## TL_UART
module TL_UART #(
    parameter [15:0] C_DEFAULT_BAUD_RATE = 16'd868,
    parameter C_DEFAULT_TX_ON = 1,
    parameter C_DEFAULT_RX_ON = 1,
    parameter C_TILELINK_ID_WIDTH = 1
) (
    input  wire                           uart_clock_i,
    input  wire                           uart_reset_i,
    input  wire [                    2:0] uart_a_opcode,
    input  wire [                    2:0] uart_a_param,
    input  wire [                    2:0] uart_a_size,
    input  wire [C_TILELINK_ID_WIDTH-1:0] uart_a_source,
    input  wire [                   11:0] uart_a_address,
    input  wire [                    3:0] uart_a_mask,
    input  wire [                   31:0] uart_a_data,
    input  wire                           uart_a_corrupt,
    input  wire                           uart_a_valid,
    output wire                           uart_a_ready,
    output wire [                    2:0] uart_d_opcode,
    output wire [                    1:0] uart_d_param,
    output wire [                    2:0] uart_d_size,
    output wire [C_TILELINK_ID_WIDTH-1:0] uart_d_source,
    output wire                           uart_d_denied,
    output wire [                   31:0] uart_d_data,
    output wire                           uart_d_corrupt,
    output wire                           uart_d_valid,
    input  wire                           uart_d_ready,
    input  wire                           UART_RX,
    output wire                           UART_TX,
    output wire                           UART_RX_IRQ,
    output wire                           UART_TX_IRQ
);
  localparam AW = 12;
  localparam IW = C_TILELINK_ID_WIDTH;
  wire          a_ready;
  wire          a_valid;
  wire [   2:0] a_opcode;
  ...
clock: 2.63 ns
lec_check: 0
cap_margin: 20
core_margin: 2
core_utilization: 70
setup_slack_margin: 0.08
slew_margin: 20
run.sh (not shown) runs the stock make flow with config.mk's settings and CLKGATE_MAP_FILE=.
The first run went through all stages and came out clean.
Rerun with:
--- a/flow/config.mk
+++ b/flow/config.mk
@@ -10,3 +10,4 @@
 export CORE_UTILIZATION = 70
-export SETUP_SLACK_MARGIN = 0.08
+export PLACE_DENSITY_LB_ADDON = 0.25
 export SLEW_MARGIN = 20
+export TNS_END_PERCENT = 5
==> flow/constraint.sdc (replaced) <==
create_clock -name core_clock -period 7.51 [get_ports {uart_clock_i}]
set_input_delay 1.5020 -clock core_clock [delete_from_list [all_inputs] [get_ports {uart_clock_i}]]
set_output_delay 1.5020 -clock core_clock [all_outputs]
set_load 0.01 [all_outputs]
Die area does not change. Hold slack improved by 170 ps. Wire length is lower by a little under a tenth. Clock-buffer cell count is lower by 7. Final cell count is lower by a little under a tenth. Total power is lower by well over a third.
Rerun with:
--- a/flow/config.mk
+++ b/flow/config.mk
@@ -9,5 +9,4 @@
 export CORE_MARGIN = 2
-export CORE_UTILIZATION = 70
-export PLACE_DENSITY_LB_ADDON = 0.25
+export CORE_UTILIZATION = 40
+export PLACE_DENSITY = 0.6
 export SLEW_MARGIN = 20
-export TNS_END_PERCENT = 5
==> flow/constraint.sdc (replaced) <==
create_clock -name core_clock -period 8.0 [get_ports {uart_clock_i}]
set_input_delay 1.6000 -clock core_clock [delete_from_list [all_inputs] [get_ports {uart_clock_i}]]
set_output_delay 1.6000 -clock core_clock [all_outputs]
set_load 0.01 [all_outputs]
Result:
- register-to-register slack improved by 470 ps
- core utilization came out lower by 33 points
- first-iteration DRC count decreases by a quarter to a third
- wire length climbs slightly
- setup slack gains 150 ps
- synthesized cell count stays the same
- power goes down by a few percent
- design area grows by a few percent
Rerun with:
--- a/flow/config.mk
+++ b/flow/config.mk
@@ -9,3 +9,3 @@
 export CORE_MARGIN = 2
-export CORE_UTILIZATION = 40
+export CORE_UTILIZATION = 65
 export PLACE_DENSITY = 0.6
==> flow/constraint.sdc (replaced) <==
create_clock -name core_clock -period 10.1 [get_ports {uart_clock_i}]
set_input_delay 2.0200 -clock core_clock [delete_from_list [all_inputs] [get_ports {uart_clock_i}]]
set_output_delay 2.0200 -clock core_clock [all_outputs]
set_load 0.01 [all_outputs]
=> Final cell count drops by about 12%. Via count climbs by 0.84%. Non-clock buffer count climbs by 1. Routed wire length drops by about 5%. Clock power drops by 27%. Synthesized area is unchanged. First-iteration DRC count climbs by 20%.

Setup of try-tundra:
Starting RTL as in the previous note.
make LEC_CHECK=0 ABC_AREA=1 CAP_MARGIN=25 CORE_ASPECT_RATIO=0.97 CORE_MARGIN=2 CORE_UTILIZATION=72 CTS_CLUSTER_SIZE=14 MAX_ROUTING_LAYER=met5 PLACE_DENSITY_LB_ADDON=0.02 SETUP_SLACK_MARGIN=1.17 SLEW_MARGIN=20 finish   # period 4.06 ns
Per the final summary, try-tundra finished and its layout is clean on timing, DRC and antenna.
Input changes introduced in try-sierra (baseline for comparison: try-tundra):
Settings: removing CTS_CLUSTER_SIZE (formerly 14); removing PLACE_DENSITY_LB_ADDON (formerly 0.02); setting PLACE_DENSITY to 0.6 for the first time; removing CORE_ASPECT_RATIO (formerly 0.97); removing SETUP_SLACK_MARGIN (formerly 1.17); changing CORE_UTILIZATION from 72 to 65; removing MAX_ROUTING_LAYER (formerly met5); changing CAP_MARGIN from 25 to 20; changing the clock period (ns, I/O delays scaled along) from 4.06 to 5.79.
Findings:
Compared with try-tundra, in try-sierra fraction of standard cell area that is sequential climbed 0.67 points, clock power dropped 27%, post-placement cell count dropped 0.40%. Final standard cell utilization of the core | try-sierra below try-tundra. Compared with try-tundra, try-sierra shows count of clock-buffer cells in the layout that has gone up slightly. Against try-tundra, power density over the cells in try-sierra fell by more than a quarter. Delta (try-sierra minus try-tundra): power lower; wire length decreased 1.8 mm.
diff inputs: try-sierra => try-delta
Settings: CORE_UTILIZATION: 65 -> 40; ABC_AREA: 1 -> unset; the clock period (ns, I/O delays scaled along): 5.79 -> 4.73.
==> comparison <==
Looking only at length in cells of the worst reg-to-reg path, and setting everything else aside, the lower value of try-sierra and try-delta goes to try-delta. Going from try-sierra to try-delta, number of core rows grows by 24%. Diff try-delta..try-sierra | minimum hold slack | negligible. From try-sierra to try-delta the numbers moved as follows: floorplan die area went up; global-route usage went down. Summary of try-delta over try-sierra: sequential fraction of design power stayed essentially flat; maximum cell stage delay along the critical path ~0 delta; total power higher; design area dropped 0.61%; sequential share of layout area now larger. Of the two values seen for main kind of combinational logic by area, simple AND/OR/NAND/NOR gates was produced by try-sierra and multiplexers by try-delta. Synthesized area shrinks by a few percent when moving from try-sierra to try-delta.
Input changes introduced in try-zinc (baseline for comparison: try-delta):
Settings: an added ABC_AREA of 1; a change of CORE_UTILIZATION from 40 to 68; a change of the clock period (ns, I/O delays scaled along) from 4.73 to 7.91.
==> comparison <==
- try-zinc vs try-delta — via count rose about 30%.
- Looking at number of clock buffers in the layout, try-zinc sits 2.2% above try-delta.
- try-zinc vs try-delta, top logic cell family in the synthesized netlist: simple AND/OR/NAND/NOR gates vs multiplexers
- The portion of the clock cycle consumed by the worst path in the final layout of try-zinc falls short of that of try-delta by 22 points.
- try-zinc vs try-delta, instance count: try-zinc higher
- On try-zinc: per-cell via count in the routed design is 9.1% higher than what try-delta gave.

Starting RTL as in the previous note.
clock: 7.54 ns
lec_check: 0
cap_margin: 20
core_margin: 2
core_utilization: 71
cts_cluster_diameter: 240
place_density_lb_addon: 0.02
slew_margin: 20
tns_end_percent: 5
The starting point completed without violations.
Rerun with:
CORE_UTILIZATION = 26   (was 71)
CTS_CLUSTER_DIAMETER = default   (was 240)
PLACE_DENSITY = 0.6   (was default)
PLACE_DENSITY_LB_ADDON = default   (was 0.02)
TNS_END_PERCENT = default   (was 5)
clock period = 10.1 ns   (was 7.54 ns; I/O delays follow)
What happened: Register-to-register slack is better by 2.7 ns. Wire length grows by a few percent. Setup slack is better by 2.2 ns. Core utilization shrinks by 49 points. Power goes down by a quarter to a third. Sequential cell count is unchanged. Die size grows to 2.7 times its value.
Rerun with:
CAP_MARGIN = 0   (was 20)
CORE_UTILIZATION = 72   (was 26)
clock period = 2.63 ns   (was 10.1 ns; I/O delays follow)
After rerunning: Now the flow produced a layout that fails on setup timing. Clock power increases to 3.8 times its value. Design area increases by 1.6%. Via count increases by 13%. Final cell count decreases by 22%. Worst setup slack gets worse by 5.4 ns. Hold slack gets worse by 0.027 ns.
Rerun with:
ABC_AREA = 1   (was default)
CAP_MARGIN = 20   (was 0)
CORE_ASPECT_RATIO = 0.69   (was default)
CTS_CLUSTER_DIAMETER = 394   (was default)
SETUP_SLACK_MARGIN = 0.22   (was default)
Result: With this change the flow ran to the end with no violations; final area rises by 1.6%; combinational power rises by 17%; core utilization is lower by 2.1 points; total power is about the same.

TL_UART again, from the RTL that the note above started with.
Settings: LEC_CHECK=0, CAP_MARGIN=25, CORE_ASPECT_RATIO=0.97, CORE_MARGIN=2, CORE_UTILIZATION=66, CTS_CLUSTER_SIZE=39, MAX_ROUTING_LAYER=met4, SLEW_MARGIN=20; clock period 5.15 ns.
The starting point produced a clean layout.
Then changed:
- CAP_MARGIN: 25 -> 20
- CORE_ASPECT_RATIO: 0.97 -> default
- CORE_UTILIZATION: 66 -> 40
- CTS_CLUSTER_SIZE: 39 -> default
- MAX_ROUTING_LAYER: met4 -> default
- PLACE_DENSITY: default -> 0.6
- clock period: 5.15 -> 5.22 ns (I/O delays scaled with it)
Result:
- final area increases by a few percent
- worst setup slack is better by 67 ps
- flip-flop count is unchanged
- power increases by a few percent
- clock power increases by roughly a tenth
- global-route usage decreases by 12 points
- combinational power decreases by a few percent

== the reference run ==
TL_UART again, from the RTL that the note above started with.
clock: 2.63 ns
lec_check: 0
abc_area: 1
cap_margin: 20
core_aspect_ratio: 0.69
core_margin: 2
core_utilization: 72
cts_cluster_diameter: 394
cts_cluster_size: 10
place_density_lb_addon: 0.11
setup_slack_margin: 0.22
slew_margin: 20
## Diff of input files: the trial run against the reference run
- HOLD_SLACK_MARGIN now -0.06, previously not set
- ABC_AREA no longer set, was 1
- PLACE_DENSITY now 0.64, previously not set
- SETUP_SLACK_MARGIN no longer set, was 0.22
- PLACE_DENSITY_LB_ADDON no longer set, was 0.11
- CORE_ASPECT_RATIO no longer set, was 0.69
- CTS_CLUSTER_DIAMETER no longer set, was 394
- CTS_CLUSTER_SIZE no longer set, was 10
- CAP_MARGIN now 15, was 20
==> comparison <==
- Compared with the reference run, the trial run shows a setup slack that is 0.18 ns lower.
- Delta (the trial run minus the reference run): non-clock buffer count climbed 46, via count lost about 22%.
- In the trial run the implementation completed, yet the final layout does not meet the checks, the culprit being setup timing.
- NOTE logic area the reference run->the trial run decreased by a few percent
- Relative to the reference run, wire length has decreased by 3500 µm in the trial run.
- Summary of the trial run over the reference run: setup TNS went down 0.10 ns, combinational power went down about 16%.
- Capturing element of the worst setup path: d_data_q[6] -> the trial run, RX_WATERMARK_IRQ_q -> the reference run
Power and IR drop assume default switching activity.
